==> design.v <==
module MN_Serials (
    input wire [2:0] mp0, mp1, mp2, mp3, mp4, mp5, mp6, mp7,
    output wire [2:0]  mn0, mn1, mn2, mn3, mn4, mn5, mn6, mn7
);
    wire [2:0] mp [0:7];
    reg [2:0] mn [0:7];
    assign mp[0] = mp0;
    assign mp[1] = mp1;
    assign mp[2] = mp2;
    assign mp[3] = mp3;
    assign mp[4] = mp4;
    assign mp[5] = mp5;
    assign mp[6] = mp6;
    assign mp[7] = mp7;
    assign mn0 = mn[0];
    assign mn1 = mn[1];
    assign mn2 = mn[2];
    assign mn3 = mn[3];
    assign mn4 = mn[4];
    assign mn5 = mn[5];
    assign mn6 = mn[6];
    assign mn7 = mn[7];
    integer i;
    always @(*) begin
        for (i=0; i<8; i=i+1) begin
            mn[i] = 3'd0;
        end
        for (i=0; i<8; i=i+1) begin
            mn[mp[i]] = i;
        end
    end
endmodule
module NB_Series (
    input wire [2:0] mp0, mp1, mp2, mp3, mp4, mp5, mp6, mp7,mn0, mn1, mn2, mn3, mn4, mn5, mn6, mn7,
    output wire [2:0]  nb0, nb1, nb2, nb3, nb4, nb5, nb6, nb7
);
    wire [2:0] mp [0:7];
    reg [2:0] nb [0:7];
    wire [2:0] mt [0:7];
    wire [2:0] mn [0:7];
    assign mp[0] = mp0;
    assign mp[1] = mp1;
    assign mp[2] = mp2;
    assign mp[3] = mp3;
    assign mp[4] = mp4;
    assign mp[5] = mp5;
    assign mp[6] = mp6;
    assign mp[7] = mp7;
    assign mn[0] = mn0;
    assign mn[1] = mn1;
    assign mn[2] = mn2;
    assign mn[3] = mn3;
    assign mn[4] = mn4;
    assign mn[5] = mn5;
    assign mn[6] = mn6;
    assign mn[7] = mn7;
    assign nb0 = nb[0];
    assign nb1 = nb[1];
    assign nb2 = nb[2];
    assign nb3 = nb[3];
    assign nb4 = nb[4];
    assign nb5 = nb[5];
    assign nb6 = nb[6];
    assign nb7 = nb[7];
    assign mt[0] = 3'd1;
    assign mt[1] = 3'd0;
    assign mt[2] = 3'd3;
    assign mt[3] = 3'd2;
    assign mt[4] = 3'd5;
    assign mt[5] = 3'd4;
    assign mt[6] = 3'd7;
    assign mt[7] = 3'd6;
    integer i;
    always @(*) begin
        for (i=0; i<8; i=i+1) begin
            nb[i] = mn[mt[mp[i]]];
        end
    end
endmodule
`timescale 1ns / 1ps
module Priority_4_Encoder(input wire [3:0] in1, output wire [1:0] value);
    wire [1:0] data_2;
    assign value[1] = &(in1[1:0]);
    assign value[0] = data_2[0];
    assign data_2 = value[1] ? in1[3:2] : in1[1:0];
endmodule
module decoder2to4 (
    input [1:0] in,      
    output reg [3:0] out  
);
always @(*) begin
    out = 4'b0000;  
    case (in)
        2'b00: out[0] = 1;
        2'b01: out[1] = 1;
        2'b10: out[2] = 1;
        2'b11: out[3] = 1;
        default: out = 4'b0000;  
    endcase
end
endmodule
module benes_4(
    input [1:0] in0,
    input [1:0] in1,
    input [1:0] in2,
    input [1:0] in3,
    output reg state_0_0,
    output reg state_0_1,
    output reg state_0_2,
    output reg state_1_0,
    output reg state_1_1,
    output reg state_1_2
);
always @(*) begin
    case({in0, in1, in2, in3})
        {2'd0, 2'd1, 2'd2, 2'd3}: begin
            state_0_0 = 1'b1;
            state_0_1 = 1'b1;
            state_0_2 = 1'b1;
            state_1_0 = 1'b1;
            state_1_1 = 1'b1;
            state_1_2 = 1'b1;
        end
        {2'd0, 2'd1, 2'd3, 2'd2}: begin
            state_0_0 = 1'b1;
            state_0_1 = 1'b1;
            state_0_2 = 1'b1;
            state_1_0 = 1'b1;
            state_1_1 = 1'b1;
            state_1_2 = 1'b0;
        end
        {2'd0, 2'd2, 2'd1, 2'd3}: begin
            state_0_0 = 1'b1;
            state_0_1 = 1'b1;
            state_0_2 = 1'b1;
            state_1_0 = 1'b0;
            state_1_1 = 1'b0;
            state_1_2 = 1'b0;
        end
        {2'd0, 2'd2, 2'd3, 2'd1}: begin
            state_0_0 = 1'b1;
            state_0_1 = 1'b1;
            state_0_2 = 1'b1;
            state_1_0 = 1'b1;
            state_1_1 = 1'b0;
            state_1_2 = 1'b0;
        end
        {2'd0, 2'd3, 2'd1, 2'd2}: begin
            state_0_0 = 1'b1;
            state_0_1 = 1'b1;
            state_0_2 = 1'b1;
            state_1_0 = 1'b0;
            state_1_1 = 1'b0;
            state_1_2 = 1'b1;
        end
        {2'd0, 2'd3, 2'd2, 2'd1}: begin
            state_0_0 = 1'b1;
            state_0_1 = 1'b1;
            state_0_2 = 1'b1;
            state_1_0 = 1'b1;
            state_1_1 = 1'b0;
            state_1_2 = 1'b1;
        end
        {2'd1, 2'd0, 2'd2, 2'd3}: begin
            state_0_0 = 1'b1;
            state_0_1 = 1'b1;
            state_0_2 = 1'b0;
            state_1_0 = 1'b1;
            state_1_1 = 1'b1;
            state_1_2 = 1'b1;
        end
        {2'd1, 2'd0, 2'd3, 2'd2}: begin
            state_0_0 = 1'b1;
            state_0_1 = 1'b1;
            state_0_2 = 1'b0;
            state_1_0 = 1'b1;
            state_1_1 = 1'b1;
            state_1_2 = 1'b0;
        end
        {2'd1, 2'd2, 2'd0, 2'd3}: begin
            state_0_0 = 1'b1;
            state_0_1 = 1'b1;
            state_0_2 = 1'b0;
            state_1_0 = 1'b0;
            state_1_1 = 1'b0;
            state_1_2 = 1'b0;
        end
        {2'd1, 2'd2, 2'd3, 2'd0}: begin
            state_0_0 = 1'b1;
            state_0_1 = 1'b1;
            state_0_2 = 1'b0;
            state_1_0 = 1'b1;
            state_1_1 = 1'b0;
            state_1_2 = 1'b0;
        end
        {2'd1, 2'd3, 2'd0, 2'd2}: begin
            state_0_0 = 1'b1;
            state_0_1 = 1'b1;
            state_0_2 = 1'b0;
            state_1_0 = 1'b0;
            state_1_1 = 1'b0;
            state_1_2 = 1'b1;
        end
        {2'd1, 2'd3, 2'd2, 2'd0}: begin
            state_0_0 = 1'b1;
            state_0_1 = 1'b1;
            state_0_2 = 1'b0;
            state_1_0 = 1'b1;
            state_1_1 = 1'b0;
            state_1_2 = 1'b1;
        end
        {2'd2, 2'd0, 2'd1, 2'd3}: begin
            state_0_0 = 1'b1;
            state_0_1 = 1'b0;
            state_0_2 = 1'b0;
            state_1_0 = 1'b1;
            state_1_1 = 1'b1;
            state_1_2 = 1'b1;
        end
        {2'd2, 2'd0, 2'd3, 2'd1}: begin
            state_0_0 = 1'b1;
            state_0_1 = 1'b0;
            state_0_2 = 1'b0;
            state_1_0 = 1'b0;
            state_1_1 = 1'b1;
            state_1_2 = 1'b1;
        end
        {2'd2, 2'd1, 2'd0, 2'd3}: begin
            state_0_0 = 1'b1;
            state_0_1 = 1'b0;
            state_0_2 = 1'b1;
            state_1_0 = 1'b1;
            state_1_1 = 1'b1;
            state_1_2 = 1'b1;
        end
        {2'd2, 2'd1, 2'd3, 2'd0}: begin
            state_0_0 = 1'b1;
            state_0_1 = 1'b0;
            state_0_2 = 1'b1;
            state_1_0 = 1'b0;
            state_1_1 = 1'b1;
            state_1_2 = 1'b1;
        end
        {2'd2, 2'd3, 2'd0, 2'd1}: begin
            state_0_0 = 1'b1;
            state_0_1 = 1'b0;
            state_0_2 = 1'b1;
            state_1_0 = 1'b1;
            state_1_1 = 1'b0;
            state_1_2 = 1'b1;
        end
        {2'd2, 2'd3, 2'd1, 2'd0}: begin
            state_0_0 = 1'b1;
            state_0_1 = 1'b0;
            state_0_2 = 1'b0;
            state_1_0 = 1'b1;
            state_1_1 = 1'b0;
            state_1_2 = 1'b1;
        end
        {2'd3, 2'd0, 2'd1, 2'd2}: begin
            state_0_0 = 1'b1;
            state_0_1 = 1'b0;
            state_0_2 = 1'b0;
            state_1_0 = 1'b1;
            state_1_1 = 1'b1;
            state_1_2 = 1'b0;
        end
        {2'd3, 2'd0, 2'd2, 2'd1}: begin
            state_0_0 = 1'b1;
            state_0_1 = 1'b0;
            state_0_2 = 1'b0;
            state_1_0 = 1'b0;
            state_1_1 = 1'b1;
            state_1_2 = 1'b0;
        end
        {2'd3, 2'd1, 2'd0, 2'd2}: begin
            state_0_0 = 1'b1;
            state_0_1 = 1'b0;
            state_0_2 = 1'b1;
            state_1_0 = 1'b1;
            state_1_1 = 1'b1;
            state_1_2 = 1'b0;
        end
        {2'd3, 2'd1, 2'd2, 2'd0}: begin
            state_0_0 = 1'b1;
            state_0_1 = 1'b0;
            state_0_2 = 1'b1;
            state_1_0 = 1'b0;
            state_1_1 = 1'b1;
            state_1_2 = 1'b0;
        end
        {2'd3, 2'd2, 2'd0, 2'd1}: begin
            state_0_0 = 1'b1;
            state_0_1 = 1'b0;
            state_0_2 = 1'b1;
            state_1_0 = 1'b1;
            state_1_1 = 1'b0;
            state_1_2 = 1'b0;
        end
        {2'd3, 2'd2, 2'd1, 2'd0}: begin
            state_0_0 = 1'b1;
            state_0_1 = 1'b0;
            state_0_2 = 1'b0;
            state_1_0 = 1'b1;
            state_1_1 = 1'b0;
            state_1_2 = 1'b0;
        end
        default: begin
            state_0_0 = 1'b0;
            state_0_1 = 1'b0;
            state_0_2 = 1'b0;
            state_1_0 = 1'b0;
            state_1_1 = 1'b0;
            state_1_2 = 1'b0;
        end
    endcase
end
endmodule
module Benes_8p (input wire [2:0] mp0, mp1, mp2, mp3, mp4, mp5, mp6, mp7,
    input clk,
    output reg [19:0] state
);
    wire [2:0] nb0, nb1, nb2, nb3, nb4, nb5, nb6, nb7;
    wire [2:0]  mn0, mn1, mn2, mn3, mn4, mn5, mn6, mn7;
    MN_Serials m1(.mp0(mp0),
    .mp1(mp1),
    .mp2(mp2),
    .mp3(mp3),
    .mp4(mp4),
    .mp5(mp5),
    .mp6(mp6),
    .mp7(mp7),
    .mn0(mn0),
    .mn1(mn1),
    .mn2(mn2),
    .mn3(mn3),
    .mn4(mn4),
    .mn5(mn5),
    .mn6(mn6),
    .mn7(mn7)
    );
    NB_Series m2(.mp0(MP_1[0]),
    .mp1(MP_1[1]),
    .mp2(MP_1[2]),
    .mp3(MP_1[3]),
    .mp4(MP_1[4]),
    .mp5(MP_1[5]),
    .mp6(MP_1[6]),
    .mp7(MP_1[7]),
    .mn0(MN_1[0]),
    .mn1(MN_1[1]),
    .mn2(MN_1[2]),
    .mn3(MN_1[3]),
    .mn4(MN_1[4]),
    .mn5(MN_1[5]),
    .mn6(MN_1[6]),
    .mn7(MN_1[7]),
    .nb0(nb0),
    .nb1(nb1),
    .nb2(nb2),
    .nb3(nb3),
    .nb4(nb4),
    .nb5(nb5),
    .nb6(nb6),
    .nb7(nb7)
    );
    wire [2:0] mp [0:7];
    integer i, j, m;
    reg [2:0] MP_1 [0:7];
    reg [2:0] MN_1 [0:7];
    reg [2:0] MP_2 [0:7];
    reg [2:0] NB_2 [0:7];
    reg [3:0] CI_2;
    reg [2:0] MP_3 [0:7];
    reg [2:0] NB_3 [0:7];
    reg [3:0] CI_3;
    wire [2:0] P_NEXT_3_W;
    reg [2:0] P_NEXT_3;
    reg [3:0] COVER_TBL_3;
    assign P_NEXT_3_W = (NB_2[1] == 3'b000) ? 3'b010 : NB_2[1];
    wire [3:0] MASK_3_2, MASK_3;
    wire [1:0] MIN_PORT_3_W; 
    assign MASK_3_2 = 4'b0001;
    decoder2to4 d3(.in(P_NEXT_3_W[2:1]),
    .out(MASK_3)
    );
    Priority_4_Encoder p3(.in1(COVER_TBL_3),
    .value(MIN_PORT_3_W)
    );
    reg [2:0] MP_4 [0:7];
    reg [2:0] NB_4 [0:7];
    reg [3:0] CI_4;
    wire [2:0] P_NEXT_4_W, P_NEXT_4_W1;
    reg [2:0] P_NEXT_4;
    reg [3:0] COVER_TBL_4;
    assign P_NEXT_4_W = NB_3[{P_NEXT_3[2:1], ~P_NEXT_3[0]}];
    assign P_NEXT_4_W1 = (COVER_TBL_3[P_NEXT_4_W[2:1]] == 0) ? P_NEXT_4_W: {MIN_PORT_3_W,1'b0} ;
    wire [3:0] MASK_4;
    wire [1:0] MIN_PORT_4_W;
    decoder2to4 d4(.in(P_NEXT_4_W1[2:1]),
    .out(MASK_4)
    );
    Priority_4_Encoder p4(.in1(COVER_TBL_4),
    .value(MIN_PORT_4_W)
    );
    reg [2:0] P_NEXT_5;
    reg [3:0] CI_5;
    reg [2:0] MP_5 [0:7];
    wire [2:0] P_NEXT_5_W, P_NEXT_5_W1;
    assign P_NEXT_5_W = NB_4[{P_NEXT_4[2:1], ~P_NEXT_4[0]}];
    assign P_NEXT_5_W1 = (COVER_TBL_4[P_NEXT_5_W[2:1]] == 0) ? P_NEXT_5_W: {MIN_PORT_4_W,1'b0} ;
    wire [3:0] MASK_5;
    decoder2to4 d5(.in(P_NEXT_5_W1[2:1]),
    .out(MASK_5)
    );
    reg [7:0] CO;
    reg [3:0] CI_6;
    reg [1:0] ump [0:3];
    reg [1:0] dmp [0:3];
    wire state_0_0, state_0_1, state_0_2, state_1_0, state_1_1, state_1_2;
    wire state_0_0d, state_0_1d, state_0_2d, state_1_0d, state_1_1d, state_1_2d;
    benes_4 B6_U(.in0(ump[0]),
        .in1(ump[1]),
        .in2(ump[2]),
        .in3(ump[3]),
        .state_0_0(state_0_0),
        .state_0_1(state_0_1),
        .state_0_2(state_0_2),
        .state_1_0(state_1_0),
        .state_1_1(state_1_1),
        .state_1_2(state_1_2)
    );
    benes_4 B6_D(.in0(dmp[0]),
        .in1(dmp[1]),
        .in2(dmp[2]),
        .in3(dmp[3]),
        .state_0_0(state_0_0d),
        .state_0_1(state_0_1d),
        .state_0_2(state_0_2d),
        .state_1_0(state_1_0d),
        .state_1_1(state_1_1d),
        .state_1_2(state_1_2d)
    );
    always@(posedge clk)begin
        MN_1[0] <= mn0;
        MN_1[1] <= mn1;
        MN_1[2] <= mn2;
        MN_1[3] <= mn3;
        MN_1[4] <= mn4;
        MN_1[5] <= mn5;
        MN_1[6] <= mn6;
        MN_1[7] <= mn7;
        MP_1[0] <= mp0;
        MP_1[1] <= mp1;
        MP_1[2] <= mp2;
        MP_1[3] <= mp3;
        MP_1[4] <= mp4;
        MP_1[5] <= mp5;
        MP_1[6] <= mp6;
        MP_1[7] <= mp7;
        NB_2[0] <= nb0;
        NB_2[1] <= nb1;
        NB_2[2] <= nb2;
        NB_2[3] <= nb3;
        NB_2[4] <= nb4;
        NB_2[5] <= nb5;
        NB_2[6] <= nb6;
        NB_2[7] <= nb7;
        MP_2[0] <= MP_1[0];
        MP_2[1] <= MP_1[1];
        MP_2[2] <= MP_1[2];
        MP_2[3] <= MP_1[3];
        MP_2[4] <= MP_1[4];
        MP_2[5] <= MP_1[5];
        MP_2[6] <= MP_1[6];
        MP_2[7] <= MP_1[7];
        CI_2[0] <= 1'b1;
        CI_2[1] <= 1'b0;
        CI_2[2] <= 1'b0;
        CI_2[3] <= 1'b0;
        P_NEXT_3 <= P_NEXT_3_W; 
        CI_3 <= CI_2 | (MASK_3 & {4{~P_NEXT_3_W[0]}});
        MP_3[0] <= MP_2[0];
        MP_3[1] <= MP_2[1];
        MP_3[2] <= MP_2[2];
        MP_3[3] <= MP_2[3];
        MP_3[4] <= MP_2[4];
        MP_3[5] <= MP_2[5];
        MP_3[6] <= MP_2[6];
        MP_3[7] <= MP_2[7];
        NB_3[0] <= NB_2[0];
        NB_3[1] <= NB_2[1];
        NB_3[2] <= NB_2[2];
        NB_3[3] <= NB_2[3];
        NB_3[4] <= NB_2[4];
        NB_3[5] <= NB_2[5];
        NB_3[6] <= NB_2[6];
        NB_3[7] <= NB_2[7];
        COVER_TBL_3 <= MASK_3 | MASK_3_2;
        P_NEXT_4 <= P_NEXT_4_W1; 
        CI_4 <= CI_3 | (MASK_4 & {4{~P_NEXT_4_W1[0]}});
        MP_4[0] <= MP_3[0];
        MP_4[1] <= MP_3[1];
        MP_4[2] <= MP_3[2];
        MP_4[3] <= MP_3[3];
        MP_4[4] <= MP_3[4];
        MP_4[5] <= MP_3[5];
        MP_4[6] <= MP_3[6];
        MP_4[7] <= MP_3[7];
        NB_4[0] <= NB_3[0];
        NB_4[1] <= NB_3[1];
        NB_4[2] <= NB_3[2];
        NB_4[3] <= NB_3[3];
        NB_4[4] <= NB_3[4];
        NB_4[5] <= NB_3[5];
        NB_4[6] <= NB_3[6];
        NB_4[7] <= NB_3[7];
        COVER_TBL_4 <= MASK_4 | COVER_TBL_3;
        MP_5[0] <= MP_4[0];
        MP_5[1] <= MP_4[1];
        MP_5[2] <= MP_4[2];
        MP_5[3] <= MP_4[3];
        MP_5[4] <= MP_4[4];
        MP_5[5] <= MP_4[5];
        MP_5[6] <= MP_4[6];
        MP_5[7] <= MP_4[7];
        P_NEXT_5 <= P_NEXT_5_W1; 
        CI_5 <= CI_4 | (MASK_5 & {4{~P_NEXT_5_W1[0]}});
        for (i=0; i<8; i=i+1) begin
            CO[MP_5[i]] <= CI_5[i[2:1]] ^ i[0] ;
        end
        for (j=0; j<4; j=j+1) begin
            ump[j] <= (CI_5[j]== 1'b1) ? MP_5[2*j][2:1] : MP_5[2*j+1][2:1];
            dmp[j] <= (CI_5[j]== 1'b1) ? MP_5[2*j+1][2:1] : MP_5[2*j][2:1];
        end
        CI_6 <= CI_5;
        for (m=0; m<4; m=m+1) begin
            state[5*m] <= CI_6[m];
            state[5*m+4] <= CO[2*m];
        end
        state[1] <= state_0_0;
        state[2] <= state_0_1;
        state[3] <= state_0_2;
        state[6] <= state_1_0;
        state[7] <= state_1_1;
        state[8] <= state_1_2;
        state[11] <= state_0_0d;
        state[12] <= state_0_1d;
        state[13] <= state_0_2d;
        state[16] <= state_1_0d;
        state[17] <= state_1_1d;
        state[18] <= state_1_2d;
    end
endmodule
==> run.sh <==
#!/bin/bash
# the make line also repeats each setting of config.mk as NAME=value (left out here)
make -C /OpenROAD-flow-scripts/flow DESIGN_CONFIG=/design/flow/config.mk WORK_HOME=/design/flow/orfs CLKGATE_MAP_FILE= finish
==> config.mk <==
export PLATFORM = sky130hd
export DESIGN_NAME = Benes_8p
export DESIGN_NICKNAME = Benes_8p
export VERILOG_FILES = /design/flow/design.v
export SDC_FILE = /design/flow/constraint.sdc
export NUM_CORES = 4
export LEC_CHECK = 0
export ABC_AREA = 0
export CAP_MARGIN = 20
export CORE_MARGIN = 2
export CORE_UTILIZATION = 69
export CTS_CLUSTER_DIAMETER = 27
export CTS_CLUSTER_SIZE = 34
export MAX_ROUTING_LAYER = met4
export PLACE_DENSITY_LB_ADDON = 0.25
export SETUP_SLACK_MARGIN = 0.59
export SLEW_MARGIN = 20
==> constraint.sdc <==
create_clock -name core_clock -period 2.0 [get_ports {clk}]
set_input_delay 0.4000 -clock core_clock [delete_from_list [all_inputs] [get_ports {clk}]]
set_output_delay 0.4000 -clock core_clock [all_outputs]
set_load 0.01 [all_outputs]
==> tab_implementation.tex, run 1 <==
% Implementation results table
\begin{tabular}{lr}
\hline
Metric & Value \\
\hline
\multicolumn{2}{l}{\textbf{Status}} \\
Outcome & aborted with a tool error \\
Failing step & global routing (5\_1\_grt) \\
First error line in the log & [ERROR DPL-0038] Utilization greater than 100\%, impossible to legalize \\
\multicolumn{2}{l}{\textbf{Logic synthesis}} \\
Area share of the largest cell type after synthesis & 50.6\% \\
EDFF count, synth & 0 \\
Cell variety after synth & approximately 73 \\
Leading post-synthesis cells by instance count & sky130\_fd\_sc\_hd\_\_dfxtp\_1 (279), sky130\_fd\_sc\_hd\_\_nand2\_1 (80), sky130\_fd\_sc\_hd\_\_nor2\_1 (63) \\
Synth warnings & 29 \\
Post-Synth Simple-Gate Area & between 10\% and 20\% \\
XOR/XNOR Fraction of Synth Area & 0.874\% \\
Mux contribution to synthesized area & 8.65\% \\
Syn Area/Cell & roughly 9.8 um\^{}2 \\
Cell area after synthesis & 11,000 um\^{}2 \\
Flop and latch count out of synthesis & 279 \\
Mapped Cells & 1,127 \\
Yosys Instances & 1,127 \\
Syn Nets & 1,163 \\
Asr flop ratio synth & 0\% \\
Area fraction in full adders, half adders and majority gates & under 10\% \\
Area reported by Yosys stat & 11,000 um\^{}2 \\
Fraction of the yosys area taken by sequential cells & 50.6\% \\
Main area contributors & sky130\_fd\_sc\_hd\_\_dfxtp\_1 (51\%), sky130\_fd\_sc\_hd\_\_mux4\_2 (4.7\%), sky130\_fd\_sc\_hd\_\_a21oi\_1 (2.8\%), sky130\_fd\_sc\_hd\_\_o21ai\_0 (2.8\%), sky130\_fd\_sc\_hd\_\_nand2\_1 (2.7\%) \\
Yosys top cell by instances & sky130\_fd\_sc\_hd\_\_dfxtp\_1 \\
Main logic family after synthesis & simple AND/OR/NAND/NOR gates \\
Area share of and-or/or-and cells after synthesis & 15.7\% \\
Dominant cell type by area after synthesis & sky130\_fd\_sc\_hd\_\_dfxtp\_1 \\
Commonest register cell after synthesis & sky130\_fd\_sc\_hd\_\_dfxtp\_1 \\
\multicolumn{2}{l}{\textbf{Placed design}} \\
Port Buf Inserts & 43 \\
Area after detailed placement & 12,000 um\^{}2 \\
Weighted congestion at the end of routability-driven global placement & 0.946 \\
Placed wire-length estimate & 18,100 um \\
\multicolumn{2}{l}{\textbf{CTS}} \\
Sink Count & between 200 and 300 \\
Number of buffers created by CTS & 46 \\
Root Buffer & sky130\_fd\_sc\_hd\_\_clkbuf\_16 \\
Maximum count of clock buffers along a single path & 3 \\
CTS HTree Levels & 2 \\
Post-CTS Hold Buffers & 0 \\
\multicolumn{2}{l}{\textbf{Floorplanning}} \\
\# rows & 46 \\
Chip Width & 130 um \\
DIE HEIGHT & 130 um \\
Placeable core area & 15,800 um\^{}2 \\
Die area & 17,000 um\^{}2 \\
FP Util & 69.9\% \\
I/O pin count & $\sim$45 \\
\hline
\end{tabular}
## metrics by stage
step | util [%] | setup WS (ps) | hold WS (ps) | instances
2_1_floorplan | - | 177 | 310 | 1127
3_3_place_gp | 75.8 | 59.2 | 310 | 1368
3_5_place_dp | 75.8 | -78.5 | 312 | 1368
4_1_cts | 92.4 | 52.9 | 176 | 1508
## repair_timing
item / 4_1_cts
setup buffers: 54
pin swaps: 46
gates resized: 280
setup endpoints to repair: 76
==> inputs of run 2 (changes only) <==
ABC_AREA = 1   (was 0)
CAP_MARGIN = 5   (was 20)
CORE_UTILIZATION = 40   (was 69)
CTS_CLUSTER_DIAMETER = 105   (was 27)
CTS_CLUSTER_SIZE = 12   (was 34)
GPL_TIMING_DRIVEN = 0   (was default)
MAX_ROUTING_LAYER = default   (was met4)
PLACE_DENSITY_LB_ADDON = 0.04   (was 0.25)
SETUP_SLACK_MARGIN = default   (was 0.59)
SLEW_MARGIN = 25   (was 20)
clock period = 1.96 ns   (was 2.0 ns; I/O delays follow)
==> run 2 against run 1 <==
  * The run now finishes clean
  * Synthesized cell count is 19% higher
  * Die area is 63% higher
  * Synthesized area shrank 4.0%
==> tab_implementation.tex, run 2 <==
% Synthesis and place-and-route results
\begin{tabular}{lr}
\hline
Metric & Value \\
\hline
\multicolumn{2}{l}{\textbf{Status}} \\
Outcome & complete, no violations \\
\multicolumn{2}{l}{\textbf{GRT}} \\
First-pass GRT wire length & 43,700 um \\
Grt ovf & 0 \\
Via count of the first global-routing pass & 8,431 \\
Pin count of the biggest net entering global routing & 14 \\
GRT Resource Usage Total & between 10\% and 20\% \\
Number of antenna violations at the first check in global routing & 0 \\
\multicolumn{2}{l}{\textbf{Setup path}} \\
Destination of the critical timing path & CI\_4[3]\$\_DFF\_P\_ \\
R2R setup slack & 160 ps \\
Category of the most critical setup path & flop to flop \\
CP most frequent cell & sky130\_fd\_sc\_hd\_\_nand2\_1 \\
Terminus of the critical flop-to-flop path & CI\_4[3]\$\_DFF\_P\_ \\
Length in cells of the worst reg-to-reg path & 11 \\
Beginning of the worst register-to-register path & P\_NEXT\_3[1]\$\_DFF\_P\_ \\
Worst stage delay on the critical path & approximately 350 ps \\
Data arrival time at the worst-slack endpoint & about 2200 ps \\
Highest net fanout along the worst path & 10 \\
Source of the critical timing path & P\_NEXT\_3[1]\$\_DFF\_P\_ \\
Count of cell instances traversed by the critical path & 11 \\
Worst setup SP type & flop \\
Combined buffer and inverter count along the critical path & 1 \\
Critical Path RT & $\sim$2400 ps \\
Top cell family by delay on the critical path & simple AND/OR/NAND/NOR gates \\
Crit-path slowest cell & sky130\_fd\_sc\_hd\_\_dfxtp\_1 \\
Element type at the critical path end & flop \\
Crit-path cells & clkbuf\_8 -> nor3\_1 -> nand2\_1 -> nand2\_1 -> nor2\_1 -> a21oi\_4 -> nand3\_2 -> nand2\_1 -> nand2\_2 -> nand2\_1 -> nand2\_1 \\
\multicolumn{2}{l}{\textbf{Pwr}} \\
Sequential group power & 7.12 mW \\
Largest power group & sequential cells \\
Switching component of the power & 4.44 mW \\
Clk pwr share & 30.3\% \\
Internal Power & 10.1 mW \\
Clock Power & 4.39 mW \\
Worst supply voltage drop on vdd & 0.721 mV \\
Combinational share of power & 20.7\% \\
Leak pwr & 5.59 nW \\
Power dissipated in combinational cells & $\sim$3.0 mW \\
Power per unit of standard cell area & 1190 nW/um\^{}2 \\
Switching Fraction & 30.6\% \\
Sequential share of power & 49.1\% \\
\multicolumn{2}{l}{\textbf{Logic synthesis}} \\
Syn Nets & 1,373 (+18\%) \\
XOR/XNOR Fraction of Synth Area & 0.579\% (-0.29 points) \\
Mapped Cells & 1,337 (+19\%) \\
Area reported by Yosys stat & 10,600 um\^{}2 (-4.0\%) \\
Cell variety after synth & 48 (-34\%) \\
Synth warnings & 29 (unchanged) \\
Area fraction in full adders, half adders and majority gates & 1.30\% (+0.052 points) \\
Mux contribution to synthesized area & 0\% (-8.6 points) \\
Fraction of the yosys area taken by sequential cells & 52.8\% (+2.1 points) \\
Main area contributors & sky130\_fd\_sc\_hd\_\_dfxtp\_1 (53\%), sky130\_fd\_sc\_hd\_\_nand2\_1 (9.5\%), sky130\_fd\_sc\_hd\_\_inv\_1 (7.2\%), sky130\_fd\_sc\_hd\_\_nor2\_1 (5.3\%), sky130\_fd\_sc\_hd\_\_nand3\_1 (4.0\%) \\
Area share of the largest cell type after synthesis & 52.8\% (+2.1 points) \\
Leading post-synthesis cells by instance count & sky130\_fd\_sc\_hd\_\_dfxtp\_1 (279), sky130\_fd\_sc\_hd\_\_nand2\_1 (269), sky130\_fd\_sc\_hd\_\_inv\_1 (204) \\
Flop and latch count out of synthesis & 279 (unchanged) \\
Yosys top cell by instances & sky130\_fd\_sc\_hd\_\_dfxtp\_1 \\
Asr flop ratio synth & 0\% (unchanged) \\
Commonest register cell after synthesis & sky130\_fd\_sc\_hd\_\_dfxtp\_1 \\
EDFF count, synth & 0 (unchanged) \\
Area share of and-or/or-and cells after synthesis & 11.1\% (-4.6 points) \\
Yosys Instances & 1,337 (+19\%) \\
Cell area after synthesis & 10,600 um\^{}2 (-4.0\%) \\
Syn Area/Cell & 7.92 um\^{}2 (-19\%) \\
Main logic family after synthesis & simple AND/OR/NAND/NOR gates \\
Dominant cell type by area after synthesis & sky130\_fd\_sc\_hd\_\_dfxtp\_1 \\
Post-Synth Simple-Gate Area & 25.8\% (+7.1 points) \\
\multicolumn{2}{l}{\textbf{Run}} \\
Number of warnings in the stage logs & 30 \\
Max-cap violations & 0 \\
\multicolumn{2}{l}{\textbf{CTS}} \\
Post CTS Setup Buffer Count & 0 (-100\%) \\
CTS HTree Levels & 1 (-1) \\
Gates resized, CTS repair & 0 (-100\%) \\
Maximum count of clock buffers along a single path & 3 (unchanged) \\
Clock tree from TritonCTS & yes \\
Root Buffer & sky130\_fd\_sc\_hd\_\_clkbuf\_16 \\
Number of buffers created by CTS & 27 (-41\%) \\
Sink Count & 279 (unchanged) \\
Post-CTS Hold Buffers & 0 (unchanged) \\
Register clock-pin slew on the reported worst setup and hold paths & about 60 ps \\
Clk latency late pin & roughly 550 ps \\
\multicolumn{2}{l}{\textbf{STA}} \\
Max Clock Freq & 554 MHz \\
Worst hold slack across all endpoints & 314 ps \\
Final-report max-slew violation count & 0 \\
Largest clock skew in the final design & 37.1 ps \\
Final Hold Fails & 0 \\
Final setup margin & 156 ps \\
Transition time at the pin with the least slew margin & 623 ps \\
Final worst-path cycle share & 92.0\% \\
Min Tclk post-route & 1800 ps \\
Setup repair after global routing missed its margin & yes \\
Final setup violation count & 0 \\
Tightest slew margin relative to the limit & 57.4\% \\
\multicolumn{2}{l}{\textbf{Floorplanning}} \\
Chip Width & 167 um (+28\%) \\
Placeable core area & 26,100 um\^{}2 (+65\%) \\
FP Util & 40.6\% (-29 points) \\
\# rows & 59 (+28\%) \\
I/O pin count & 45 (unchanged) \\
DIE HEIGHT & 167 um (+28\%) \\
Die area & 27,800 um\^{}2 (+63\%) \\
\multicolumn{2}{l}{\textbf{Final layout}} \\
Syn-to-layout area delta & 14.8\% \\
Number of filler cells placed in the layout & 2,625 \\
Final core utilization & a little under half \\
MI comb area & approximately 4100 um\^{}2 \\
Register Area & 5590 um\^{}2 \\
Number of nets in the finished design & 1,445 \\
\multicolumn{2}{l}{\textbf{Drt}} \\
Router iterations before antenna repair & 7 \\
Remaining routing DRC violations & 0 \\
Total number of vias & 8,912 \\
Remaining antenna violation count after routing & 0 \\
Routed length per instance & 15.9 um \\
Diodes inserted & 0 \\
Detailed Route WL & 27,700 um \\
Number of DRC markers after the initial detailed-route iteration & between 800 and 900 \\
Vias per cell & 5.11 \\
\multicolumn{2}{l}{\textbf{Placed design}} \\
Placed wire-length estimate & 21,200 um (+17\%) \\
Placement-stage worst setup slack & -130 ps (-51.6 ps) \\
Port Buf Inserts & 43 (unchanged) \\
Weighted congestion at the end of routability-driven global placement & 0.929 (-1.7\%) \\
\multicolumn{2}{l}{\textbf{Min path}} \\
Path class of the lowest-slack min-delay path & flop to flop \\
WHS Path Cells & 0 \\
Hold Crit Endpoint & MP\_4[5][0]\$\_DFF\_P\_ \\
Origin of the worst min-delay path & MP\_3[5][0]\$\_DFF\_P\_ \\
\hline
\end{tabular}
==> run 2: metal layers <==
layer,global-route usage [%],wire [um],vias up,part of all wire (%)
met5,0,0,-,0
met4,7.95,949,0,3.4
li1,-,-,4532,-
met2,32.7,12400,339,45
met3,3.33,2080,61,7.5
met1,25.7,12200,3980,44
==> run 2: per-stage QoR <==
stage	cell area, um^2	power, mW	cells	setup TNS, ps
2_1_floorplan	10600	9.05	1337	0
3_3_place_gp	11400	10.3	1715	-151
3_5_place_dp	11400	10.2	1715	-160
4_1_cts	12100	14.7	1744	0
5_1_grt	12100	15.4	1744	-35.7
6_report	12100	14.5	1744	0
==> run 2: area by class of cell <==
cell class	instances	share of cell area [%]
buffer	18	0.875
clock buffer	27	5.56
clock inverter	2	0.165
inverter	207	6.40
multi-input combinational	833	34.0
sequential	279	46.0
tap	335	3.45
timing repair buffer	43	3.54
==> inputs of run 3 (changes only) <==
ABC_AREA = default   (was 1)
CAP_MARGIN = 20   (was 5)
CELL_PAD_IN_SITES_DETAIL_PLACEMENT = 1   (was default)
CTS_CLUSTER_DIAMETER = 35   (was 105)
CTS_CLUSTER_SIZE = 15   (was 12)
GPL_ROUTABILITY_DRIVEN = 1   (was default)
MAX_ROUTING_LAYER = met4   (was default)
PLACE_DENSITY_LB_ADDON = default   (was 0.04)
SLEW_MARGIN = 20   (was 25)
TNS_END_PERCENT = 60   (was default)
clock period = 1.58 ns   (was 1.96 ns; I/O delays follow)
==> run 3 against run 2 <==
  * The layout now fails its checks (setup timing)
  * Global-route usage increased by 4.5 points
  * Flip-flop count stayed put
  * Sequential share of layout area is 7.2 points lower
  * Sequential power up 32%
  * Via count rose by 5.8%
  * Final cell count down 7.1%
  * Highest routed layer unchanged
  * Wire length is 26% higher
  * Power increased by 73%
  * Non-clock buffer count up 80
  * Utilization is 7.7 points higher
==> tab_implementation.tex, run 3 <==
% Synthesis and place-and-route results
\begin{tabular}{lr}
\hline
Metric & Value \\
\hline
\multicolumn{2}{l}{\textbf{Status}} \\
Outcome & complete, but fails checks \\
List of failed layout checks & setup timing \\
\multicolumn{2}{l}{\textbf{Logic synthesis}} \\
Leading post-synthesis cells by instance count & sky130\_fd\_sc\_hd\_\_dfxtp\_1 (279), sky130\_fd\_sc\_hd\_\_nand2\_1 (80), sky130\_fd\_sc\_hd\_\_nor2\_1 (63) \\
Post-Synth Simple-Gate Area & 18.8\% (-7.1 points) \\
Area reported by Yosys stat & 11,000 um\^{}2 (+4.2\%) \\
Commonest register cell after synthesis & sky130\_fd\_sc\_hd\_\_dfxtp\_1 \\
Flop and latch count out of synthesis & 279 (unchanged) \\
Asr flop ratio synth & 0\% (unchanged) \\
Synth warnings & 29 (unchanged) \\
Main area contributors & sky130\_fd\_sc\_hd\_\_dfxtp\_1 (51\%), sky130\_fd\_sc\_hd\_\_mux4\_2 (4.7\%), sky130\_fd\_sc\_hd\_\_a21oi\_1 (2.8\%), sky130\_fd\_sc\_hd\_\_o21ai\_0 (2.8\%), sky130\_fd\_sc\_hd\_\_nand2\_1 (2.7\%) \\
Fraction of the yosys area taken by sequential cells & 50.6\% (-2.1 points) \\
EDFF count, synth & 0 (unchanged) \\
Mux contribution to synthesized area & 8.65\% (+8.6 points) \\
Main logic family after synthesis & simple AND/OR/NAND/NOR gates \\
Area share of and-or/or-and cells after synthesis & 15.7\% (+4.6 points) \\
Cell variety after synth & 73 (+52\%) \\
Area share of the largest cell type after synthesis & 50.6\% (-2.1 points) \\
Yosys top cell by instances & sky130\_fd\_sc\_hd\_\_dfxtp\_1 \\
Syn Area/Cell & 9.79 um\^{}2 (+24\%) \\
Dominant cell type by area after synthesis & sky130\_fd\_sc\_hd\_\_dfxtp\_1 \\
Syn Nets & 1,163 (-15\%) \\
Area fraction in full adders, half adders and majority gates & 1.25\% (-0.052 points) \\
XOR/XNOR Fraction of Synth Area & 0.874\% (+0.29 points) \\
Cell area after synthesis & 11,000 um\^{}2 (+4.2\%) \\
Mapped Cells & 1,127 (-16\%) \\
Yosys Instances & 1,127 (-16\%) \\
\multicolumn{2}{l}{\textbf{Setup path}} \\
Critical Path RT & 1990 ps (-370 ps) \\
Data arrival time at the worst-slack endpoint & 2510 ps (+310 ps) \\
R2R setup slack & -520 ps (-670 ps) \\
Terminus of the critical flop-to-flop path & CO[4]\$\_DFF\_P\_ \\
Source of the critical timing path & MP\_5[0][1]\$\_DFF\_P\_ \\
Worst stage delay on the critical path & 380 ps (+30 ps) \\
Element type at the critical path end & flop \\
Beginning of the worst register-to-register path & MP\_5[0][1]\$\_DFF\_P\_ \\
Count of cell instances traversed by the critical path & 8 (-3) \\
Top cell family by delay on the critical path & AND-OR/OR-AND gates \\
Destination of the critical timing path & CO[4]\$\_DFF\_P\_ \\
Highest net fanout along the worst path & 5 (-5) \\
Combined buffer and inverter count along the critical path & 1 (unchanged) \\
Length in cells of the worst reg-to-reg path & 8 (-3) \\
Worst setup SP type & flop \\
Category of the most critical setup path & flop to flop \\
Crit-path slowest cell & sky130\_fd\_sc\_hd\_\_or3b\_4 \\
Crit-path cells & inv\_2 -> ha\_4 -> or3b\_4 -> a211oi\_2 -> o22ai\_2 -> o211ai\_1 -> a221oi\_2 -> o221ai\_2 \\
\multicolumn{2}{l}{\textbf{Drt}} \\
Router iterations before antenna repair & 5 (-2) \\
Remaining antenna violation count after routing & 0 (unchanged) \\
Diodes inserted & 0 (unchanged) \\
Routed length per instance & 21.5 um (+36\%) \\
Number of DRC markers after the initial detailed-route iteration & 668 (-25\%) \\
Total number of vias & 9,429 (+5.8\%) \\
Remaining routing DRC violations & 0 (unchanged) \\
Vias per cell & 5.82 (+14\%) \\
Detailed Route WL & 34,900 um (+26\%) \\
\multicolumn{2}{l}{\textbf{STA}} \\
Worst hold slack across all endpoints & 85.3 ps (-229 ps) \\
Final Hold Fails & 0 (unchanged) \\
Tightest slew margin relative to the limit & 63.0\% (+5.6 points) \\
Transition time at the pin with the least slew margin & 555 ps (-67.4 ps) \\
Largest clock skew in the final design & 18.2 ps (-18.8 ps) \\
Setup repair after global routing missed its margin & yes \\
Final worst-path cycle share & 133\% (+41 points) \\
Min Tclk post-route & 2100 ps (+291 ps) \\
Max Clock Freq & 477 MHz (-14\%) \\
Final setup margin & -516 ps (-671 ps) \\
Final setup violation count & 22 (+22) \\
Final-report max-slew violation count & 0 (unchanged) \\
\multicolumn{2}{l}{\textbf{Pwr}} \\
Largest power group & clock \\
Switching Fraction & 31.9\% (+1.3 points) \\
Worst supply voltage drop on vdd & 0.697 mV (-3.2\%) \\
Clk pwr share & 38.2\% (+7.9 points) \\
Leak pwr & 5.90 nW (+5.6\%) \\
Switching component of the power & 8.01 mW (+80\%) \\
Total power of the final layout & 25.1 mW (+73\%) \\
Combinational share of power & 24.5\% (+3.8 points) \\
Sequential group power & 9.37 mW (+32\%) \\
Power dissipated in combinational cells & 6.16 mW (+110\%) \\
Sequential share of power & 37.3\% (-12 points) \\
Internal Power & 17.1 mW (+70\%) \\
Clock Power & 9.58 mW (+120\%) \\
Power per unit of standard cell area & 1710 nW/um\^{}2 (+43\%) \\
\multicolumn{2}{l}{\textbf{Run}} \\
Number of warnings in the stage logs & 32 (+6.7\%) \\
Max-cap violations & 0 (unchanged) \\
\multicolumn{2}{l}{\textbf{Min path}} \\
Hold Crit Endpoint & MP\_1[7][0]\$\_DFF\_P\_ \\
Path class of the lowest-slack min-delay path & input pin to flop \\
WHS Path Cells & 1 (+1) \\
Origin of the worst min-delay path & mp7[0] \\
\multicolumn{2}{l}{\textbf{Floorplanning}} \\
Placeable core area & 27,000 um\^{}2 (+3.7\%) \\
FP Util & 40.8\% (+0.18 points) \\
Chip Width & 170 um (+2.0\%) \\
I/O pin count & 45 (unchanged) \\
DIE HEIGHT & 170 um (+2.0\%) \\
\# rows & 60 (+1.7\%) \\
Die area & 28,900 um\^{}2 (+4.1\%) \\
\multicolumn{2}{l}{\textbf{Final layout}} \\
Syn-to-layout area delta & 33.0\% \\
Register Area & 5680 um\^{}2 (+1.7\%) \\
Number of nets in the finished design & 1,285 (-11\%) \\
Area of all placed cells without fillers & 14,700 um\^{}2 (+21\%) \\
MI comb area & 5700 um\^{}2 (+38\%) \\
Number of filler cells placed in the layout & 2,889 (+10\%) \\
\multicolumn{2}{l}{\textbf{CTS}} \\
Post-CTS Hold Buffers & 0 (unchanged) \\
Register clock-pin slew on the reported worst setup and hold paths & 60 ps (about the same) \\
Clock tree from TritonCTS & yes \\
Root Buffer & sky130\_fd\_sc\_hd\_\_clkbuf\_16 \\
Sink Count & 279 (unchanged) \\
Clk latency late pin & 520 ps (-30 ps) \\
Maximum count of clock buffers along a single path & 3 (unchanged) \\
Number of buffers created by CTS & 43 (+59\%) \\
CTS HTree Levels & 2 (+1) \\
\multicolumn{2}{l}{\textbf{GRT}} \\
Grt ovf & 0 (unchanged) \\
First-pass GRT wire length & 53,400 um (+22\%) \\
Via count of the first global-routing pass & 9,828 (+17\%) \\
GRT Resource Usage Total & 24.2\% (+4.5 points) \\
Number of antenna violations at the first check in global routing & 0 (unchanged) \\
Pin count of the biggest net entering global routing & 16 (+2) \\
\multicolumn{2}{l}{\textbf{Placed design}} \\
Placed wire-length estimate & 21,200 um (+0.21\%) \\
Area after detailed placement & 12,000 um\^{}2 (+4.6\%) \\
Weighted congestion at the end of routability-driven global placement & 0.906 (-2.5\%) \\
Port Buf Inserts & 43 (unchanged) \\
\hline
\end{tabular}
==> run 3: what timing repair did <==
action	CTS	global route
gates resized	195	129
gates cloned	0	0
pin swaps	45	53
setup endpoints to repair	71	54
buffers inserted	35	13
==> run 3: final cells by class <==
| cell class | count | share of cell area (%) |
|---|---|---|
| plain buffers | 50 | 2.56 |
| clock buffers | 46 | 7.55 |
| clock inverters | 30 | 2.64 |
| inverters | 50 | 1.31 |
| multi-input cells | 734 | 38.9 |
| flip-flops and latches | 279 | 38.7 |
| well taps | 341 | 2.91 |
| repair buffers | 91 | 5.44 |
==> run 3: metal layers <==
metal,global-route usage [%],routed length [um]
met1,26.8,13500
met2,42.7,17900
met3,3.98,1800
met4,11.4,1660
met5,-,0
==> run 3: through the flow <==
| stage | setup WS (ps) | setup TNS (ps) | instances | utilization [%] |
|---|---|---|---|---|
| floorplan | -243 | -1090 | 1127 | - |
| global placement | -577 | -16870 | 1511 | 44.3 |
| detailed placement | -608 | -19230 | 1511 | 44.3 |
| CTS | -527 | -3680 | 1610 | 52.7 |
| global route | -579 | -6140 | 1621 | 54.3 |
| finish | -516 | -4820 | 1621 | 54.3 |
==> inputs of run 4 (changes only) <==
CELL_PAD_IN_SITES_DETAIL_PLACEMENT = default   (was 1)
CORE_UTILIZATION = 8   (was 40)
CTS_CLUSTER_DIAMETER = default   (was 35)
CTS_CLUSTER_SIZE = default   (was 15)
GPL_ROUTABILITY_DRIVEN = default   (was 1)
GPL_TIMING_DRIVEN = default   (was 0)
MAX_ROUTING_LAYER = default   (was met4)
TNS_END_PERCENT = default   (was 60)
clock period = 3.53 ns   (was 1.58 ns; I/O delays follow)
==> run 4 against run 3 <==
  * The run now finishes clean
  * Highest routed layer is now met5
  * Critical endpoint is now CI_4[1]$_DFF_P_
  * Non-clock buffer count is 97 lower
  * Fmax is 7.6% lower
  * Wire length is 14% lower
  * Register-to-register slack better by 1800 ps
  * Flip-flop count is the same
==> tab_implementation.tex, run 4 <==
% Synthesis and place-and-route results
\begin{tabular}{lr}
\hline
Metric & Value \\
\hline
\multicolumn{2}{l}{\textbf{Status}} \\
Outcome & complete, no violations \\
\multicolumn{2}{l}{\textbf{STA}} \\
Fin Setup TNS & 0 ps (+4820 ps) \\
Worst hold slack across all endpoints & 325 ps (+240 ps) \\
Tightest slew margin relative to the limit & 51.1\% (-12 points) \\
Max Clock Freq & 441 MHz (-7.6\%) \\
Final Hold Fails & 0 (unchanged) \\
Final-report max-slew violation count & 0 (unchanged) \\
Final setup violation count & 0 (-100\%) \\
Min Tclk post-route & 2270 ps (+172 ps) \\
Final worst-path cycle share & 64.2\% (-68 points) \\
Largest clock skew in the final design & 29.0 ps (+10.7 ps) \\
Transition time at the pin with the least slew margin & 732 ps (+177 ps) \\
Setup repair after global routing missed its margin & no \\
\multicolumn{2}{l}{\textbf{CTS}} \\
Post CTS Setup Buffer Count & 0 (-100\%) \\
Post-CTS Hold Buffers & 0 (unchanged) \\
Clk latency late pin & 570 ps (+50 ps) \\
Clock tree from TritonCTS & yes \\
Maximum count of clock buffers along a single path & 3 (unchanged) \\
Register clock-pin slew on the reported worst setup and hold paths & 70 ps (about the same) \\
Sink Count & 279 (unchanged) \\
Root Buffer & sky130\_fd\_sc\_hd\_\_clkbuf\_16 \\
Gates resized, CTS repair & 0 (-100\%) \\
CTS HTree Levels & 1 (-1) \\
Number of buffers created by CTS & 24 (-44\%) \\
\multicolumn{2}{l}{\textbf{Drt}} \\
Total number of vias & 8,304 (-12\%) \\
Remaining routing DRC violations & 0 (unchanged) \\
Routed length per instance & 10.2 um (-52\%) \\
Detailed Route WL & 30,100 um (-14\%) \\
Met3 Wirelength & 2490 um (+38\%) \\
Total met2 wirelength after detailed routing & 12,700 um (-29\%) \\
Wl on met1 & 14,300 um (+6.1\%) \\
Number of DRC markers after the initial detailed-route iteration & 545 (-18\%) \\
Diodes inserted & 0 (unchanged) \\
Router iterations before antenna repair & 5 (unchanged) \\
Vias per cell & 2.82 (-51\%) \\
Highest metal layer used by the detailed router & met5 \\
Remaining antenna violation count after routing & 0 (unchanged) \\
\multicolumn{2}{l}{\textbf{Logic synthesis}} \\
Main area contributors & sky130\_fd\_sc\_hd\_\_dfxtp\_1 (51\%), sky130\_fd\_sc\_hd\_\_mux4\_2 (4.7\%), sky130\_fd\_sc\_hd\_\_a21oi\_1 (2.8\%), sky130\_fd\_sc\_hd\_\_o21ai\_0 (2.8\%), sky130\_fd\_sc\_hd\_\_nand2\_1 (2.7\%) \\
XOR/XNOR Fraction of Synth Area & 0.874\% (unchanged) \\
Yosys top cell by instances & sky130\_fd\_sc\_hd\_\_dfxtp\_1 \\
Area reported by Yosys stat & 11,000 um\^{}2 (unchanged) \\
Main logic family after synthesis & simple AND/OR/NAND/NOR gates \\
Cell area after synthesis & 11,000 um\^{}2 (unchanged) \\
Commonest register cell after synthesis & sky130\_fd\_sc\_hd\_\_dfxtp\_1 \\
Dominant cell type by area after synthesis & sky130\_fd\_sc\_hd\_\_dfxtp\_1 \\
Flop and latch count out of synthesis & 279 (unchanged) \\
Area fraction in full adders, half adders and majority gates & 1.25\% (unchanged) \\
Syn Nets & 1,163 (unchanged) \\
Mapped Cells & 1,127 (unchanged) \\
Fraction of the yosys area taken by sequential cells & 50.6\% (unchanged) \\
Cell variety after synth & 73 (unchanged) \\
Mux contribution to synthesized area & 8.65\% (unchanged) \\
Area share of the largest cell type after synthesis & 50.6\% (unchanged) \\
Area share of and-or/or-and cells after synthesis & 15.7\% (unchanged) \\
Synth warnings & 29 (unchanged) \\
Post-Synth Simple-Gate Area & 18.8\% (unchanged) \\
Syn Area/Cell & 9.79 um\^{}2 (unchanged) \\
Yosys Instances & 1,127 (unchanged) \\
Leading post-synthesis cells by instance count & sky130\_fd\_sc\_hd\_\_dfxtp\_1 (279), sky130\_fd\_sc\_hd\_\_nand2\_1 (80), sky130\_fd\_sc\_hd\_\_nor2\_1 (63) \\
EDFF count, synth & 0 (unchanged) \\
Asr flop ratio synth & 0\% (unchanged) \\
\multicolumn{2}{l}{\textbf{Pwr}} \\
Power per unit of standard cell area & 608 nW/um\^{}2 (-64\%) \\
Sequential group power & 4.34 mW (-54\%) \\
Worst supply voltage drop on vdd & 0.340 mV (-51\%) \\
Switching Fraction & 31.6\% (-0.28 points) \\
Largest power group & sequential cells \\
Power dissipated in combinational cells & 1.63 mW (-74\%) \\
Internal Power & 5.93 mW (-65\%) \\
Switching component of the power & 2.74 mW (-66\%) \\
Sequential share of power & 50.1\% (+13 points) \\
Leak pwr & 4.85 nW (-18\%) \\
Clock Power & 2.70 mW (-72\%) \\
Clk pwr share & 31.1\% (-7.1 points) \\
Combinational share of power & 18.8\% (-5.7 points) \\
\multicolumn{2}{l}{\textbf{Placed design}} \\
Placed wire-length estimate & 22,500 um (+5.8\%) \\
Port Buf Inserts & 43 (unchanged) \\
Weighted congestion at the end of routability-driven global placement & 0.792 (-13\%) \\
\multicolumn{2}{l}{\textbf{Setup path}} \\
Beginning of the worst register-to-register path & P\_NEXT\_3[0]\$\_DFF\_P\_ \\
Combined buffer and inverter count along the critical path & 0 (-1) \\
Terminus of the critical flop-to-flop path & CI\_4[1]\$\_DFF\_P\_ \\
Source of the critical timing path & P\_NEXT\_3[0]\$\_DFF\_P\_ \\
Top cell family by delay on the critical path & flip-flops \\
Count of cell instances traversed by the critical path & 5 (-3) \\
Length in cells of the worst reg-to-reg path & 5 (-3) \\
Crit-path cells & nand2\_1 -> mux4\_2 -> a21o\_1 -> or3\_1 -> a31o\_1 \\
Worst stage delay on the critical path & 720 ps (+340 ps) \\
Data arrival time at the worst-slack endpoint & 2730 ps (+220 ps) \\
Element type at the critical path end & flop \\
Worst setup SP type & flop \\
Destination of the critical timing path & CI\_4[1]\$\_DFF\_P\_ \\
Critical Path RT & 4000 ps (+2010 ps) \\
Highest net fanout along the worst path & 17 (+12) \\
Category of the most critical setup path & flop to flop \\
R2R setup slack & 1260 ps (+1780 ps) \\
Crit-path slowest cell & sky130\_fd\_sc\_hd\_\_dfxtp\_1 \\
\multicolumn{2}{l}{\textbf{Floorplanning}} \\
I/O pin count & 45 (unchanged) \\
FP Util & 8.04\% (-33 points) \\
Chip Width & 375 um (+120\%) \\
Placeable core area & 137,000 um\^{}2 (+410\%) \\
Die area & 141,000 um\^{}2 (+390\%) \\
DIE HEIGHT & 375 um (+120\%) \\
\# rows & 136 (+130\%) \\
\multicolumn{2}{l}{\textbf{GRT}} \\
Number of antenna violations at the first check in global routing & 4 (+4) \\
Via count of the first global-routing pass & 7,720 (-21\%) \\
GRT Resource Usage Total & 4.15\% (-20 points) \\
First-pass GRT wire length & 45,900 um (-14\%) \\
Grt ovf & 0 (unchanged) \\
Pin count of the biggest net entering global routing & 19 (+3) \\
\multicolumn{2}{l}{\textbf{Final layout}} \\
Number of nets in the finished design & 1,169 (-9.0\%) \\
Syn-to-layout area delta & 29.3\% \\
Number of filler cells placed in the layout & 15,715 (+440\%) \\
\multicolumn{2}{l}{\textbf{Min path}} \\
Hold Crit Endpoint & state[15]\$\_DFF\_P\_ \\
Origin of the worst min-delay path & CI\_6[3]\$\_DFF\_P\_ \\
Path class of the lowest-slack min-delay path & flop to flop \\
WHS Path Cells & 0 (-1) \\
\multicolumn{2}{l}{\textbf{Run}} \\
Number of warnings in the stage logs & 29 (-9.4\%) \\
Max-cap violations & 0 (unchanged) \\
\hline
\end{tabular}
-- run 4: cell type report --
class,count,area [um^2],area share [%]
well taps,1794,2240,15.7
clock buffers,29,629,4.42
clock inverters,13,174,1.22
multi-input cells,734,5000,35.0
inverters,50,188,1.32
flip-flops and latches,279,5590,39.2
repair buffers,44,438,3.07
-- run 4: stage by stage --
| stage | area (um^2) | power (mW) | worst slack, ps | instances | utilization, % |
|---|---|---|---|---|---|
| detailed placement | 13500 | 6.05 | 986 | 2901 | 9.81 |
| global placement | 13500 | 6.03 | 892 | 2901 | 9.81 |
| CTS | 14300 | 8.77 | 1160 | 2943 | 10.4 |
| floorplan | 11000 | 5.35 | 1540 | 1127 | - |
| finish | 14300 | 8.67 | 1260 | 2943 | 10.4 |
| global route | 14300 | 9.16 | 1020 | 2943 | 10.4 |
-- run 4: layer usage --
layer | vias up | GRT usage, %
met1 | 3860 | 5.71
met3 | 61 | 1.37
met2 | 310 | 6.20
li1 | 4071 | -
met4 | 2 | 0.970
met5 | - | 0
==> inputs of run 5 (changes only) <==
CORE_UTILIZATION = 72   (was 8)
CTS_CLUSTER_DIAMETER = 28   (was default)
CTS_CLUSTER_SIZE = 31   (was default)
SETUP_SLACK_MARGIN = 0.27   (was default)
clock period = 2.16 ns   (was 3.53 ns; I/O delays follow)
==> run 5 against run 4 <==
  * The layout now fails its checks (setup timing)
  * Clock power increased to 2.7 times the previous value
  * Cell area decreased by 3.8%
  * Clock skew decreased by 1.5 ps
  * Critical path depth increased by 2
  * Clock-buffer cell count increased by 20
  * Worst hold slack got worse by 18 ps
  * Largest cell class unchanged
  * Largest power group is now clock
==> tab_implementation.tex, run 5 <==
% Synthesis and place-and-route results
\begin{tabular}{lr}
\hline
Metric & Value \\
\hline
\multicolumn{2}{l}{\textbf{Logic synthesis}} \\
EDFF count, synth & 0 (unchanged) \\
Cell area after synthesis & 11,000 um\^{}2 (unchanged) \\
XOR/XNOR Fraction of Synth Area & 0.874\% (unchanged) \\
Commonest register cell after synthesis & sky130\_fd\_sc\_hd\_\_dfxtp\_1 \\
Mapped Cells & 1,127 (unchanged) \\
Yosys Instances & 1,127 (unchanged) \\
Post-Synth Simple-Gate Area & 18.8\% (unchanged) \\
Cell variety after synth & 73 (unchanged) \\
Area fraction in full adders, half adders and majority gates & 1.25\% (unchanged) \\
Dominant cell type by area after synthesis & sky130\_fd\_sc\_hd\_\_dfxtp\_1 \\
Main area contributors & sky130\_fd\_sc\_hd\_\_dfxtp\_1 (51\%), sky130\_fd\_sc\_hd\_\_mux4\_2 (4.7\%), sky130\_fd\_sc\_hd\_\_a21oi\_1 (2.8\%), sky130\_fd\_sc\_hd\_\_o21ai\_0 (2.8\%), sky130\_fd\_sc\_hd\_\_nand2\_1 (2.7\%) \\
Area share of the largest cell type after synthesis & 50.6\% (unchanged) \\
Mux contribution to synthesized area & 8.65\% (unchanged) \\
Synth warnings & 29 (unchanged) \\
Syn Nets & 1,163 (unchanged) \\
Area reported by Yosys stat & 11,000 um\^{}2 (unchanged) \\
Yosys top cell by instances & sky130\_fd\_sc\_hd\_\_dfxtp\_1 \\
Syn Area/Cell & 9.79 um\^{}2 (unchanged) \\
Flop and latch count out of synthesis & 279 (unchanged) \\
Main logic family after synthesis & simple AND/OR/NAND/NOR gates \\
Asr flop ratio synth & 0\% (unchanged) \\
Leading post-synthesis cells by instance count & sky130\_fd\_sc\_hd\_\_dfxtp\_1 (279), sky130\_fd\_sc\_hd\_\_nand2\_1 (80), sky130\_fd\_sc\_hd\_\_nor2\_1 (63) \\
Area share of and-or/or-and cells after synthesis & 15.7\% (unchanged) \\
Fraction of the yosys area taken by sequential cells & 50.6\% (unchanged) \\
\multicolumn{2}{l}{\textbf{Setup path}} \\
Length in cells of the worst reg-to-reg path & 7 (+2) \\
Critical Path RT & 2620 ps (-1380 ps) \\
Destination of the critical timing path & CO[0]\$\_DFF\_P\_ \\
Element type at the critical path end & flop \\
Data arrival time at the worst-slack endpoint & 2640 ps (-90 ps) \\
Worst stage delay on the critical path & 450 ps (-270 ps) \\
Count of cell instances traversed by the critical path & 7 (+2) \\
Crit-path cells & inv\_1 -> ha\_1 -> nor4\_1 -> nand2\_1 -> nor3\_1 -> a221oi\_2 -> o221ai\_1 \\
Terminus of the critical flop-to-flop path & CO[0]\$\_DFF\_P\_ \\
Top cell family by delay on the critical path & simple AND/OR/NAND/NOR gates \\
Worst setup SP type & flop \\
Combined buffer and inverter count along the critical path & 1 (+1) \\
Beginning of the worst register-to-register path & MP\_5[4][0]\$\_DFF\_P\_ \\
Category of the most critical setup path & flop to flop \\
Crit-path slowest cell & sky130\_fd\_sc\_hd\_\_nor4\_1 \\
Highest net fanout along the worst path & 4 (-13) \\
R2R setup slack & -20 ps (-1280 ps) \\
Source of the critical timing path & MP\_5[4][0]\$\_DFF\_P\_ \\
\multicolumn{2}{l}{\textbf{STA}} \\
Final setup margin & -18.5 ps (-1280 ps) \\
Final-report max-slew violation count & 0 (unchanged) \\
Worst hold slack across all endpoints & 307 ps (-18.4 ps) \\
Final worst-path cycle share & 101\% (+37 points) \\
Max Clock Freq & 459 MHz (+4.1\%) \\
Min Tclk post-route & 2180 ps (-89.5 ps) \\
Transition time at the pin with the least slew margin & 681 ps (-51.4 ps) \\
Final setup violation count & 2 (+2) \\
Fin Setup TNS & -26.2 ps (-26.2 ps) \\
Largest clock skew in the final design & 27.4 ps (-1.55 ps) \\
Final Hold Fails & 0 (unchanged) \\
Tightest slew margin relative to the limit & 54.5\% (+3.4 points) \\
Setup repair after global routing missed its margin & yes \\
\multicolumn{2}{l}{\textbf{Pwr}} \\
Internal Power & 12.0 mW (+100\%) \\
Leak pwr & 5.49 nW (+13\%) \\
Sequential group power & 7.05 mW (+62\%) \\
Sequential share of power & 38.6\% (-12 points) \\
Power dissipated in combinational cells & 3.84 mW (+140\%) \\
Switching component of the power & 6.20 mW (+130\%) \\
Clk pwr share & 40.3\% (+9.2 points) \\
Clock Power & 7.36 mW (+170\%) \\
Largest power group & clock \\
Combinational share of power & 21.0\% (+2.2 points) \\
Total power of the final layout & 18.2 mW (+110\%) \\
Worst supply voltage drop on vdd & 1.09 mV (+220\%) \\
Switching Fraction & 34.0\% (+2.3 points) \\
Power per unit of standard cell area & 1330 nW/um\^{}2 (+120\%) \\
\multicolumn{2}{l}{\textbf{CTS}} \\
Root Buffer & sky130\_fd\_sc\_hd\_\_clkbuf\_16 \\
Clk latency late pin & 550 ps (-20 ps) \\
Number of buffers created by CTS & 43 (+79\%) \\
Sink Count & 279 (unchanged) \\
Post-CTS Hold Buffers & 0 (unchanged) \\
Maximum count of clock buffers along a single path & 3 (unchanged) \\
Clock tree from TritonCTS & yes \\
Register clock-pin slew on the reported worst setup and hold paths & 70 ps (about the same) \\
CTS HTree Levels & 2 (+1) \\
\multicolumn{2}{l}{\textbf{Floorplanning}} \\
DIE HEIGHT & 128 um (-66\%) \\
Placeable core area & 15,100 um\^{}2 (-89\%) \\
\# rows & 45 (-67\%) \\
Chip Width & 128 um (-66\%) \\
FP Util & 73.1\% (+65 points) \\
Die area & 16,300 um\^{}2 (-88\%) \\
I/O pin count & 45 (unchanged) \\
\multicolumn{2}{l}{\textbf{GRT}} \\
Grt ovf & 0 (unchanged) \\
Via count of the first global-routing pass & 9,937 (+29\%) \\
GRT Resource Usage Total & 42.9\% (+39 points) \\
Number of antenna violations at the first check in global routing & 2 (-2) \\
Pin count of the biggest net entering global routing & 17 (-2) \\
First-pass GRT wire length & 54,100 um (+18\%) \\
\multicolumn{2}{l}{\textbf{Run}} \\
Max-cap violations & 0 (unchanged) \\
Number of warnings in the stage logs & 33 (+14\%) \\
\multicolumn{2}{l}{\textbf{Drt}} \\
Number of DRC markers after the initial detailed-route iteration & 2,291 (+320\%) \\
Detailed Route WL & 40,900 um (+36\%) \\
Vias per cell & 7.66 (+170\%) \\
Routed length per instance & 28.8 um (+180\%) \\
Diodes inserted & 0 (unchanged) \\
Remaining antenna violation count after routing & 0 (unchanged) \\
Total number of vias & 10,913 (+31\%) \\
Remaining routing DRC violations & 0 (unchanged) \\
Router iterations before antenna repair & 14 (+9) \\
\multicolumn{2}{l}{\textbf{Min path}} \\
Origin of the worst min-delay path & MP\_3[3][2]\$\_DFF\_P\_ \\
WHS Path Cells & 0 (unchanged) \\
Path class of the lowest-slack min-delay path & flop to flop \\
Hold Crit Endpoint & MP\_4[3][2]\$\_DFF\_P\_ \\
\multicolumn{2}{l}{\textbf{Placed design}} \\
Port Buf Inserts & 43 (unchanged) \\
Placed wire-length estimate & 19,600 um (-13\%) \\
Weighted congestion at the end of routability-driven global placement & 0.913 (+15\%) \\
Post-Place Cells & 1,325 (-54\%) \\
\multicolumn{2}{l}{\textbf{Final layout}} \\
Number of nets in the finished design & 1,238 (+5.9\%) \\
Syn-to-layout area delta & 24.4\% \\
Count of placed standard cells in the final layout, fillers left out & 1,424 (-52\%) \\
\multicolumn{2}{l}{\textbf{Status}} \\
List of failed layout checks & setup timing \\
Outcome & complete, but fails checks \\
\hline
\end{tabular}
## run 5: through the flow
stage | util, % | cell area, um^2 | worst slack [ps]
detailed placement | 77.4 | 11700 | 89.4
CTS | 89.1 | 13400 | 179
global placement | 77.4 | 11700 | 112
global route | 90.9 | 13700 | -46.5
finish | 90.9 | 13700 | -18.5
floorplan | - | 11000 | 291
## run 5: what timing repair did
item / 4_1_cts / 5_1_grt
hold endpoints to repair: 0 / 0
pin swaps: 16 / 19
setup endpoints to repair: 16 / 23
buffers inserted: 14 / 6
resized: 49 / 63
## run 5: final cells by class
type	instances	area, um^2
clock inverter	30	367
multi-input combinational	734	5300
sequential	279	5630
fill	544	1370
clock buffer	49	1150
timing repair buffer	94	848
inverter	50	193
tap	188	235
## run 5: routing by layer
layer	vias to the layer above	wire length [um]	part of all wire (%)	GRT usage (%)
li1	4245	-	-	-
met5	-	11	0.027	0
met1	4943	12900	31	48.1
met4	2	4240	10	30.5
met2	1255	18500	45	72.3
met3	468	5260	13	9.60
No activity file was given, so power comes from the tool's default toggle rates.
